Design Remoto, start of the top module:
module Remoto(clk,rst,entrada,comando,su,sd,suB,sdB,saida_1,saida1_1,saida2_1,soma_result_1,sinal_A,sinal_B);
Size in the first run: ~1800 cells after synthesis, roughly 150 flip-flops, ~71 I/O pins, about 14000 sq um of cells after synthesis.
export LEC_CHECK = 0
export CAP_MARGIN = 5
export CELL_PAD_IN_SITES_DETAIL_PLACEMENT = 2
export CORE_ASPECT_RATIO = 0.59
export CORE_MARGIN = 2
export CORE_UTILIZATION = 31
export MIN_ROUTING_LAYER = met2
export PLACE_DENSITY = 0.48
export SLEW_MARGIN = 5
export TNS_END_PERCENT = 20
create_clock -name core_clock -period 12.7 [get_ports {clk}]
run.sh (not shown) runs the stock make flow with config.mk's settings and CLKGATE_MAP_FILE=.
==> next run, changes <==
==> flow/config.mk (replaced) <==
export PLATFORM = sky130hd
export DESIGN_NAME = Remoto
export DESIGN_NICKNAME = Remoto
export VERILOG_FILES = /design/flow/design.v
export SDC_FILE = /design/flow/constraint.sdc
export NUM_CORES = 4
export LEC_CHECK = 0
export ABC_AREA = 1
export CAP_MARGIN = 20
export CELL_PAD_IN_SITES_DETAIL_PLACEMENT = 2
export CORE_MARGIN = 2
export CORE_UTILIZATION = 40
export SLEW_MARGIN = 20
==> flow/constraint.sdc (replaced) <==
create_clock -name core_clock -period 14.0 [get_ports {clk}]
set_input_delay 2.8000 -clock core_clock [delete_from_list [all_inputs] [get_ports {clk}]]
set_output_delay 2.8000 -clock core_clock [all_outputs]
set_load 0.01 [all_outputs]
The new run finished clean.
Via count fell by 7.5%.
Sequential share of layout area fell by 0.41 points.
Design area rose by 2.1%.
Count of clock-buffer cells in the layout fell by 1.
Final cell count rose by 13%.
Clock skew stays flat.
Area after synthesis rose by 2.0%.
Combinational power fell by about 10%.
Global-route usage rose by 14 points.
Worst setup slack improves by 1.5 ns.
==> next run, changes <==
--- a/flow/config.mk
+++ b/flow/config.mk
@@ -8,6 +8,11 @@
 export ABC_AREA = 1
 export CAP_MARGIN = 20
-export CELL_PAD_IN_SITES_DETAIL_PLACEMENT = 2
+export CELL_PAD_IN_SITES_DETAIL_PLACEMENT = 0
+export CORE_ASPECT_RATIO = 1.58
 export CORE_MARGIN = 2
 export CORE_UTILIZATION = 40
-export SLEW_MARGIN = 20
+export CTS_CLUSTER_DIAMETER = 120
+export CTS_CLUSTER_SIZE = 21
+export GPL_TIMING_DRIVEN = 0
+export PLACE_DENSITY_LB_ADDON = 0.29
+export SLEW_MARGIN = 35
Setup slack gets better by 1.7 ns.
Die size hardly moves.
Sequential share of layout area falls by 0.11 points.
Routed wire length falls by well over a third.
Clock skew hardly moves.
Combinational power falls by a little under a tenth.
Register-to-register slack gets better by 2.7 ns.
==> next run, changes <==
==> flow/config.mk (replaced) <==
export PLATFORM = sky130hd
export DESIGN_NAME = Remoto
export DESIGN_NICKNAME = Remoto
export VERILOG_FILES = /design/flow/design.v
export SDC_FILE = /design/flow/constraint.sdc
export NUM_CORES = 4
export LEC_CHECK = 0
export ABC_AREA = 1
export CAP_MARGIN = 20
export CORE_MARGIN = 2
export CORE_UTILIZATION = 56
export CTS_CLUSTER_DIAMETER = 381
export CTS_CLUSTER_SIZE = 99
export PLACE_DENSITY = 0.46
export SETUP_SLACK_MARGIN = 3.95
export SLEW_MARGIN = 20
export TNS_END_PERCENT = 15
After rerunning:
- setup slack gets better by 0.16 ns
- synthesized area stays the same
- sequential power hardly moves
- routed wire length fell by a little under a tenth

Starting RTL as in the previous note.
Design Remoto, start of the top module:
module Remoto(clk,rst,entrada,comando,su,sd,suB,sdB,saida_1,saida1_1,saida2_1,soma_result_1,sinal_A,sinal_B);
==> flow/config.mk <==
export PLATFORM = sky130hd
export DESIGN_NAME = Remoto
export DESIGN_NICKNAME = Remoto
export VERILOG_FILES = /design/flow/design.v
export SDC_FILE = /design/flow/constraint.sdc
export NUM_CORES = 4
export LEC_CHECK = 0
export ABC_AREA = 1
export CAP_MARGIN = 15
export CORE_MARGIN = 2
export CORE_UTILIZATION = 71
export CTS_CLUSTER_DIAMETER = 198
export CTS_CLUSTER_SIZE = 59
export GPL_ROUTABILITY_DRIVEN = 0
export PLACE_DENSITY_LB_ADDON = 0.04
export SETUP_SLACK_MARGIN = 0.26
export SLEW_MARGIN = 20
==> flow/constraint.sdc <==
create_clock -name core_clock -period 7.27 [get_ports {clk}]
set_input_delay 1.4540 -clock core_clock [delete_from_list [all_inputs] [get_ports {clk}]]
set_output_delay 1.4540 -clock core_clock [all_outputs]
set_load 0.01 [all_outputs]
The starting point completed without violations.
Next try:
ABC_AREA = default   (was 1)
CAP_MARGIN = 20   (was 15)
CORE_UTILIZATION = 40   (was 71)
CTS_CLUSTER_DIAMETER = default   (was 198)
CTS_CLUSTER_SIZE = default   (was 59)
GPL_ROUTABILITY_DRIVEN = default   (was 0)
PLACE_DENSITY_LB_ADDON = default   (was 0.04)
SETUP_SLACK_MARGIN = default   (was 0.26)
clock period = 14.0 ns   (was 7.27 ns; I/O delays follow)
=>
- The changed run completed without violations
- die size rises by well over a third
- wire length came out lower by a few percent
- total power shrinks by well over a third
Next try:
CORE_UTILIZATION = 59   (was 40)
clock period = 6.18 ns   (was 14.0 ns; I/O delays follow)
=>
- With this change the flow ran to the end with violations: negative setup slack
- clock-buffer cell count fell by 1
- cell count rose by 2.3%
- worst hold slack loses 3.2 ps
- critical path depth is unchanged
- clock power rose by 120%
- non-clock buffer count rose by 214
- die area fell by about 30%
- total power rose by about 120%
Next try:
CORE_UTILIZATION = 72   (was 59)
PLACE_DENSITY = 0.39   (was default)
clock period = 11.7 ns   (was 6.18 ns; I/O delays follow)
Effect:
- This time the run passed the timing, DRC and antenna checks
- non-clock buffer count drops by 216
- hold slack gains 45 ps
- total power drops by 46%
- cell area drops by 14%
- area after synthesis does not change
Next try:
CTS_CLUSTER_SIZE = 74   (was default)
MAX_ROUTING_LAYER = met4   (was default)
PLACE_DENSITY = default   (was 0.39)
PLACE_DENSITY_LB_ADDON = 0.0   (was default)
clock period = 6.47 ns   (was 11.7 ns; I/O delays follow)
Effect: This time the run finished with negative setup slack left; sequential power grows by 81%; final area rose by 10%; non-clock buffer count grows by 147; routed wire length rises by 17%; global-route usage rises by 3.6 points; clock power came out higher by 60%; clock skew is about the same.
Power and IR drop assume default switching activity.
